==> branch lagoon <==
Design ml_demodulator, start of the top module:
module ml_demodulator(
    i_clk,
    i_reset,
    i_trig,
    i_y_hat,
    i_r,
    i_rd_rdy,
    o_rd_vld,
    o_llr,
    o_hard_bit
);
Settings: LEC_CHECK=0, CAP_MARGIN=15, CORE_ASPECT_RATIO=0.5, CORE_MARGIN=2, CORE_UTILIZATION=72, CTS_CLUSTER_DIAMETER=334, CTS_CLUSTER_SIZE=99, HOLD_SLACK_MARGIN=-0.07, PLACE_DENSITY=0.4, SETUP_SLACK_MARGIN=-0.33, SLEW_MARGIN=20, TNS_END_PERCENT=5; clock period 5.65 ns.
run.sh (not shown) runs the stock make flow with config.mk's settings and CLKGATE_MAP_FILE=.
==> inputs of branch yarrow, as changes to branch lagoon <==
Settings changed: CAP_MARGIN 15 to 20, CORE_ASPECT_RATIO 0.5 to default, CORE_UTILIZATION 72 to 40, CTS_CLUSTER_DIAMETER 334 to default, CTS_CLUSTER_SIZE 99 to default, HOLD_SLACK_MARGIN -0.07 to default, PLACE_DENSITY 0.4 to 0.6, SETUP_SLACK_MARGIN -0.33 to default, TNS_END_PERCENT 5 to default.
==> flow/constraint.sdc (replaced) <==
create_clock -name core_clock -period 10.7 [get_ports {i_clk}]
set_input_delay 2.1400 -clock core_clock [delete_from_list [all_inputs] [get_ports {i_clk}]]
set_output_delay 2.1400 -clock core_clock [all_outputs]
set_load 0.01 [all_outputs]
==> inputs of branch pepper, as changes to branch lagoon <==
Settings changed: CAP_MARGIN 15 to 20, CORE_ASPECT_RATIO 0.5 to default, CORE_UTILIZATION 72 to 70, CTS_CLUSTER_DIAMETER 334 to default, CTS_CLUSTER_SIZE 99 to default, HOLD_SLACK_MARGIN -0.07 to default, PLACE_DENSITY 0.4 to default, SETUP_SLACK_MARGIN -0.33 to -0.54, TNS_END_PERCENT 5 to default.
==> flow/constraint.sdc (replaced) <==
create_clock -name core_clock -period 9.44 [get_ports {i_clk}]
set_input_delay 1.8880 -clock core_clock [delete_from_list [all_inputs] [get_ports {i_clk}]]
set_output_delay 1.8880 -clock core_clock [all_outputs]
set_load 0.01 [all_outputs]
==> results <==
Run status: branch yarrow no timing/DRC/antenna violations; branch lagoon did not finish; branch pepper complete, but fails checks
Stage where the flow stopped: branch yarrow -; branch lagoon 5_1_grt; branch pepper -
Layout check failures: branch yarrow -; branch lagoon -; branch pepper setup timing
Length in cells of the worst reg-to-reg path: branch yarrow 38; branch lagoon -; branch pepper 49
Nets: branch yarrow 8845; branch lagoon -; branch pepper 9256
Die X-Extent: branch yarrow 403 um; branch lagoon 424 um; branch pepper 305 um
Final antenna diode count: branch yarrow 0; branch lagoon -; branch pepper 3
Max-Slew Margin vs Limit: branch yarrow 23.2%; branch lagoon -; branch pepper 29.9%
Endpoint, Worst Hold: branch yarrow output_buf_r[10]$_DFFE_PP0N_; branch lagoon -; branch pepper output_buf_r[94]$_DFFE_PP0N_
Met1 layer wirelength in the final routing: branch yarrow 90500 um; branch lagoon -; branch pepper 80700 um
Sequential cell area: branch yarrow 13600 um2; branch lagoon -; branch pepper 13600 um2
Post-route cell area: branch yarrow 71300 um2; branch lagoon -; branch pepper 73700 um2
Max frequency: branch yarrow 97.4 MHz; branch lagoon -; branch pepper 101 MHz
Worst clock skew on the final layout: branch yarrow 72.6 ps; branch lagoon -; branch pepper 29.5 ps
Required time worst endpoint: branch yarrow 11260 ps; branch lagoon -; branch pepper 10000 ps
Slew Limit Fails: branch yarrow 0; branch lagoon -; branch pepper 0
Num rows: branch yarrow 146; branch lagoon 77; branch pepper 110
Cell with the largest stage delay on the worst path: branch yarrow sky130_fd_sc_hd__fa_1; branch lagoon -; branch pepper sky130_fd_sc_hd__dfrtp_4
Logic share of the area: branch yarrow 65.2%; branch lagoon -; branch pepper 63.8%
Crit path arrival time: branch yarrow 10820 ps; branch lagoon -; branch pepper 10440 ps
Router iterations before antenna repair: branch yarrow 6; branch lagoon -; branch pepper 8
Crit-path most repeated cell: branch yarrow sky130_fd_sc_hd__fa_1; branch lagoon -; branch pepper sky130_fd_sc_hd__buf_4
Setup slack on the worst flop-to-flop path: branch yarrow 430 ps; branch lagoon -; branch pepper -450 ps
Bufs and invs on worst path: branch yarrow 6; branch lagoon -; branch pepper 10

==> inputs of 06-06 <==
ml_demodulator again, from the RTL that the note above started with.
Settings: LEC_CHECK=0, CAP_MARGIN=20, CELL_PAD_IN_SITES_GLOBAL_PLACEMENT=2, CORE_MARGIN=2, CORE_UTILIZATION=58, GPL_TIMING_DRIVEN=1, PLACE_DENSITY=0.85, SETUP_SLACK_MARGIN=2.04, SLEW_MARGIN=20, TNS_END_PERCENT=35; clock period 16.3 ns.
==> 11-12 (differences from 06-06) <==
==> flow/config.mk (replaced) <==
export PLATFORM = sky130hd
export DESIGN_NAME = ml_demodulator
export DESIGN_NICKNAME = ml_demodulator
export VERILOG_FILES = /design/flow/design.v
export SDC_FILE = /design/flow/constraint.sdc
export NUM_CORES = 4
export LEC_CHECK = 0
export CAP_MARGIN = 20
export CORE_MARGIN = 2
export CORE_UTILIZATION = 72
export CTS_CLUSTER_DIAMETER = 318
export CTS_CLUSTER_SIZE = 37
export PLACE_DENSITY = 0.35
export SETUP_SLACK_MARGIN = 1.3
export SLEW_MARGIN = 20
==> flow/constraint.sdc (replaced) <==
create_clock -name core_clock -period 4.47 [get_ports {i_clk}]
set_input_delay 0.8940 -clock core_clock [delete_from_list [all_inputs] [get_ports {i_clk}]]
set_output_delay 0.8940 -clock core_clock [all_outputs]
set_load 0.01 [all_outputs]
==> 05-21 (differences from 06-06) <==
==> flow/config.mk (replaced) <==
export PLATFORM = sky130hd
export DESIGN_NAME = ml_demodulator
export DESIGN_NICKNAME = ml_demodulator
export VERILOG_FILES = /design/flow/design.v
export SDC_FILE = /design/flow/constraint.sdc
export NUM_CORES = 4
export LEC_CHECK = 0
export CAP_MARGIN = 20
export CORE_MARGIN = 2
export CORE_UTILIZATION = 64
export SLEW_MARGIN = 20
==> flow/constraint.sdc (replaced) <==
create_clock -name core_clock -period 4.57 [get_ports {i_clk}]
set_input_delay 0.9140 -clock core_clock [delete_from_list [all_inputs] [get_ports {i_clk}]]
set_output_delay 0.9140 -clock core_clock [all_outputs]
set_load 0.01 [all_outputs]
==> 04-10 (differences from 06-06) <==
==> flow/config.mk (replaced) <==
export PLATFORM = sky130hd
export DESIGN_NAME = ml_demodulator
export DESIGN_NICKNAME = ml_demodulator
export VERILOG_FILES = /design/flow/design.v
export SDC_FILE = /design/flow/constraint.sdc
export NUM_CORES = 4
export LEC_CHECK = 0
export CAP_MARGIN = 20
export CORE_MARGIN = 2
export CORE_UTILIZATION = 69
export CTS_CLUSTER_SIZE = 43
export HOLD_SLACK_MARGIN = 0.3
export MAX_ROUTING_LAYER = met4
export SETUP_SLACK_MARGIN = -0.57
export SLEW_MARGIN = 20
==> flow/constraint.sdc (replaced) <==
create_clock -name core_clock -period 8.24 [get_ports {i_clk}]
set_input_delay 1.6480 -clock core_clock [delete_from_list [all_inputs] [get_ports {i_clk}]]
set_output_delay 1.6480 -clock core_clock [all_outputs]
set_load 0.01 [all_outputs]
==> job_summary.md <==
### Metrics collected by this job

| Metric | Value |
|---|---|
| Status | aborted with a tool error |
| Failing step | global routing |
| Die Y | 319 microns |
| H-tree depth | 3 |
| Post-Place Cells | 10.2k |
| Die area | 102,000 sq um |
| Starting density of the core | 64.6% |
| Setup Buffers After CTS | 80 |
| DP Wirelength | 185,000 microns |
the above is filed under 05-21

==> job_summary.md <==
### Metrics collected by this job

| Metric | Value |
|---|---|
| Die area | 90,700 sq um |
| Die Y | 301 microns |
| Status | aborted with a tool error |
| Placed inst area | 80,900 sq um |
| Setup Buffers After CTS | 95 |
| Failing step | global routing |
| Err | [ERROR GRT-0116] Global routing finished with congestion. Check the congestion regions in the DRC Viewer. |
| Post-Place Cells | 10.1k |
| H-tree depth | 1 |
| DP Wirelength | 208,000 microns |
the above is filed under 11-12

==> job_summary.md <==
### Metrics collected by this job

| Metric | Value |
|---|---|
| CTS max path bufs | 3 |
| Status | no timing/DRC/antenna violations |
| DP Wirelength | 156,000 microns |
| Die Y | 335 microns |
| H-tree depth | 3 |
| CTS-repair resized insts | 0 |
| Die area | 112,000 sq um |
| Setup Buffers After CTS | 0 |
| WL met2 | 84,800 microns |
| Clk slew on worst S/H paths | 60 ps |
| Starting density of the core | 58.4% |
the above is filed under 06-06

==> job_summary.md <==
### Metrics collected by this job

| Metric | Value |
|---|---|
| H-tree depth | 3 |
| Starting density of the core | 69.5% |
| Setup WS post-layout | -3270 ps |
| Status | finished with violations |
| Final setup vio count | 108 |
| YS warnings | 19 |
| Die Y | 308 microns |
| Post-Place Cells | 9,262 |
| Setup Buffers After CTS | 34 |
| DP Wirelength | 170,000 microns |
| Blocking Checks | negative setup slack |
the above is filed under 04-10


==> job 8179 <==
ml_demodulator again, from the RTL that the note above started with.
clock: 8.51 ns
lec_check: 0
cap_margin: 20
core_margin: 2
core_utilization: 70
cts_cluster_size: 41
hold_slack_margin: -0.1
setup_slack_margin: -0.54
slew_margin: 20
==> inputs of job 8691, as changes to job 8179 <==
Settings changed: ABC_AREA from default to 1, CORE_MARGIN 2 to 8, CORE_UTILIZATION 70 to 21, CTS_CLUSTER_DIAMETER from default to 284, CTS_CLUSTER_SIZE 41 to default, HOLD_SLACK_MARGIN -0.1 to default, PLACE_DENSITY from default to 0.6, SETUP_SLACK_MARGIN -0.54 to default.
==> flow/constraint.sdc (replaced) <==
create_clock -name core_clock -period 11.0 [get_ports {i_clk}]
set_input_delay 2.2000 -clock core_clock [delete_from_list [all_inputs] [get_ports {i_clk}]]
set_output_delay 2.2000 -clock core_clock [all_outputs]
set_load 0.01 [all_outputs]
==> job_summary.md <==
### Yosys + OpenROAD results

| Metric | Value |
|---|---|
| Fin. max-slew vios | 2 |
| Rel. slew slack | -8.97% |
| Outcome | failed layout checks |
| TritonCTS buffer count | 61 |
| Comb gates | 5,547 |
| Setup ws final | -2.49 ns |
| Max_cap viols | 1 |
| Final setup violation count | 93 |
| Logic area | 48,900 um2 |
| Wirelength, routed | 250,000 um |
| Setup bufs post-CTS | 93 |
| All-Layer GR Usage | 48.7% |
| Placed cell area | 74,000 um2 |
| Setup TNS | -123.39 ns |
| Blocking Checks | capacitance limit, slew limit, setup timing |
[end of results for job 8179]
==> job_summary.md <==
### Yosys + OpenROAD results

| Metric | Value |
|---|---|
| Setup bufs post-CTS | 0 |
| FF+latch area | 13,600 um2 |
| Cell family with most CP delay | adder cells |
| Fin. max-slew vios | 0 |
| Final setup violation count | 0 |
| TritonCTS buffer count | 72 |
| Remaining global-route overflow | 0 |
| Comb gates | 7,064 |
| Die Wd | 584 um |
| Wirelength, routed | 227,000 um |
| Rel. slew slack | 25.8% |
| Setup TNS | 0 ns |
| Outcome | finished clean |
| All-Layer GR Usage | 12.9% |
| Placed cell area | 74,700 um2 |
[end of results for job 8691]
